## build 52
## ALU
module ALU(
    input logic CLK,
    input logic RST,
    input logic ACT,
    input logic[3:0]  OP,
    input logic[1:0]  MOVI,
    input logic[31:0] REG_A,
    input logic[31:0] REG_B,
    input logic[31:0] MEM,
    input logic[31:0] IMM,
    output logic[31:0] DATA,
    output logic       RDY,
    output logic       VLD
);
For scale: about 5200 cells after synthesis, about 98 flip-flops, ~170 I/O pins, roughly 44000 µm² of cells after synthesis.
Settings: LEC_CHECK=0, CAP_MARGIN=10, CORE_MARGIN=2, CORE_UTILIZATION=72, CTS_CLUSTER_DIAMETER=96, CTS_CLUSTER_SIZE=46, PLACE_DENSITY=0.35, SETUP_SLACK_MARGIN=1.56, SLEW_MARGIN=20; clock period 5.29 ns.
run.sh (not shown) runs the stock make flow with config.mk's settings and CLKGATE_MAP_FILE=.
Build 52 never completed; the flow aborted with a tool error in 5_1_grt.
Setup changes, build 52 to trial 1
==> flow/config.mk <==
export PLATFORM = sky130hd
export DESIGN_NAME = ALU
export DESIGN_NICKNAME = ALU
export VERILOG_FILES = /design/flow/design.v
export SDC_FILE = /design/flow/constraint.sdc
export NUM_CORES = 4
export LEC_CHECK = 0
export CAP_MARGIN = 20
export CORE_MARGIN = 2
export CORE_UTILIZATION = 60
export MAX_ROUTING_LAYER = met4
export SLEW_MARGIN = 20
==> flow/constraint.sdc <==
create_clock -name core_clock -period 8.26 [get_ports {CLK}]
set_input_delay 1.6520 -clock core_clock [delete_from_list [all_inputs] [get_ports {CLK}]]
set_output_delay 1.6520 -clock core_clock [all_outputs]
set_load 0.01 [all_outputs]
## What came out
The runs compared here, trial 1 and build 52, all ended either early or with open violations.
Layout checks on trial 1: not met. Flow itself completed; violations: negative setup slack.
Compared with build 52, trial 1 degrades overall chip area.
Re placed wire-length estimate: trial 1 and build 52 aren't equal, and the higher value belongs to build 52.
Multiplexer share of the synthesized area: trial 1 vs build 52 identical
Core area, trial 1 and build 52: larger value in trial 1
Compared with build 52, trial 1 shows die height that has gone up by a little under 10%.

========
== try-nickel ==
The RTL this note starts from:
==> flow/design.v <==
module ALU(
    input logic CLK,
    input logic RST,
    input logic ACT,
    input logic[3:0]  OP,
    input logic[1:0]  MOVI,
    input logic[31:0] REG_A,
    input logic[31:0] REG_B,
    input logic[31:0] MEM,
    input logic[31:0] IMM,
    output logic[31:0] DATA,
    output logic       RDY,
    output logic       VLD
);
    typedef enum logic [1:0] {
        INIT,
        FIRST_STAGE,
        MUL_FIRST_STAGE,
        MUL_SECOND_STAGE
    } state_type;
    state_type state_curr;
    state_type state_next;
    logic[31:0] operand_A;
    logic[31:0] operand_B;
    logic[31:0] norm_res;
    logic[31:0] norm_reg;
    logic[63:0] mult_res;
    logic       mult_req;
    always_comb begin
        case (state_curr)
            INIT:
                if (ACT) begin
                    if (mult_req)
                        state_next = MUL_FIRST_STAGE;
                    else
                        state_next = FIRST_STAGE;
                end else
                     state_next = INIT;
            FIRST_STAGE:      state_next = INIT;
            MUL_FIRST_STAGE:  state_next = MUL_SECOND_STAGE;
            MUL_SECOND_STAGE: state_next = INIT;
        endcase
    end
    always_ff @(posedge CLK) begin
        if (RST) begin
            state_curr  <= INIT;
        end else begin
            state_curr <= state_next;
            if (state_next == MUL_FIRST_STAGE)
                mult_res <= operand_A * operand_B;
            if (state_next == FIRST_STAGE)
                norm_reg <= norm_res;
        end
    end
    always_comb begin
        case (state_curr)
            INIT:             DATA = 32'b0;
            FIRST_STAGE:      DATA = norm_reg;
            MUL_FIRST_STAGE:  DATA = mult_res[31:0];
            MUL_SECOND_STAGE: DATA = mult_res[63:32];
        endcase
    end
    assign operand_A = REG_A;
    assign VLD = (state_curr != INIT) & ~RST;
    assign RDY = state_curr == INIT;
    always_comb begin
        case (MOVI)
            2'b00:   operand_B = REG_B;
            2'b01:   operand_B = MEM;
            2'b10:   operand_B = IMM;
            default: operand_B = '0;
        endcase
    end
    always_comb begin
        norm_res = 32'b0;
        mult_req = 0;
        if (RDY) begin
            case (OP)
                4'b0000: norm_res = operand_A + operand_B;             
                4'b0001: norm_res = operand_A - operand_B;             
                4'b0010: mult_req = 1;                                 
                4'b0011: norm_res = {1'b0, operand_B[31:1]};           
                4'b0100: norm_res = {operand_B[30:0], 1'b0};           
                4'b0101: norm_res = {operand_B[0], operand_B[31:1]};   
                4'b0110: norm_res = {operand_B[30:0], operand_B[31]};  
                4'b0111: norm_res = ~operand_B;                        
                4'b1000: norm_res = operand_A & operand_B;             
                4'b1001: norm_res = operand_A | operand_B;             
                4'b1010: norm_res = operand_A ^ operand_B;             
                4'b1011: norm_res = ~(operand_A & operand_B);          
                4'b1100: norm_res = ~(operand_A | operand_B);          
                4'b1101: norm_res = ~(operand_A ^ operand_B);          
                4'b1110: norm_res = operand_B + 1;                     
                4'b1111: norm_res = operand_B - 1;                     
            endcase
        end
    end
endmodule
Settings: LEC_CHECK=0, ABC_AREA=0, CAP_MARGIN=20, CORE_MARGIN=2, CORE_UTILIZATION=72, CTS_CLUSTER_DIAMETER=392, CTS_CLUSTER_SIZE=98, SLEW_MARGIN=20; clock period 5.92 ns.
try-nickel did not make it past 5_1_grt, where a tool error ended it.
What try-cedar does differently from try-nickel at the input level:
- CTS_CLUSTER_DIAMETER: 392 -> 96
- ABC_AREA: 0 -> unset
- SETUP_SLACK_MARGIN: unset -> 0.93
- CTS_CLUSTER_SIZE: 98 -> unset
- the clock period (ns, I/O delays scaled along): 5.92 -> 5.29
## What came out
try-cedar: it failed with a tool error in 5_1_grt, so there are no final results.
Diff try-nickel -> try-cedar: total cell area at the placement stage picked up an extra 1.2%; total clock buffers created by CTS saw little to no change; routability congestion estimate from global placement now larger.
From try-nickel to try-cedar, unique cell type count in the Yosys netlist did not move at all.
Post-detailed-placement half-perimeter wirelength for try-cedar is higher than for try-nickel.
## Diff of input files: try-delta against try-cedar
- setting ABC_AREA to 0 for the first time
- removing SETUP_SLACK_MARGIN (formerly 0.93)
- setting CTS_CLUSTER_SIZE to 98 for the first time
- setting TNS_END_PERCENT to 5 for the first time
- changing CTS_CLUSTER_DIAMETER from 96 to 392
- changing the clock period (ns, I/O delays scaled along) from 5.29 to 5.92
Findings:
- try-delta did not finish; the tool stopped in 5_1_grt with error GRT-0116.
- Between try-cedar and try-delta, worst-case setup slack after placement increased.
- Relative to try-cedar, try-delta improves sum of net half-perimeters after detailed placement.
- As far as cell count after synthesis goes, try-delta and try-cedar are indistinguishable; the numbers are identical.
- The final reports for try-delta and try-cedar show placed standard-cell area lower in the former.
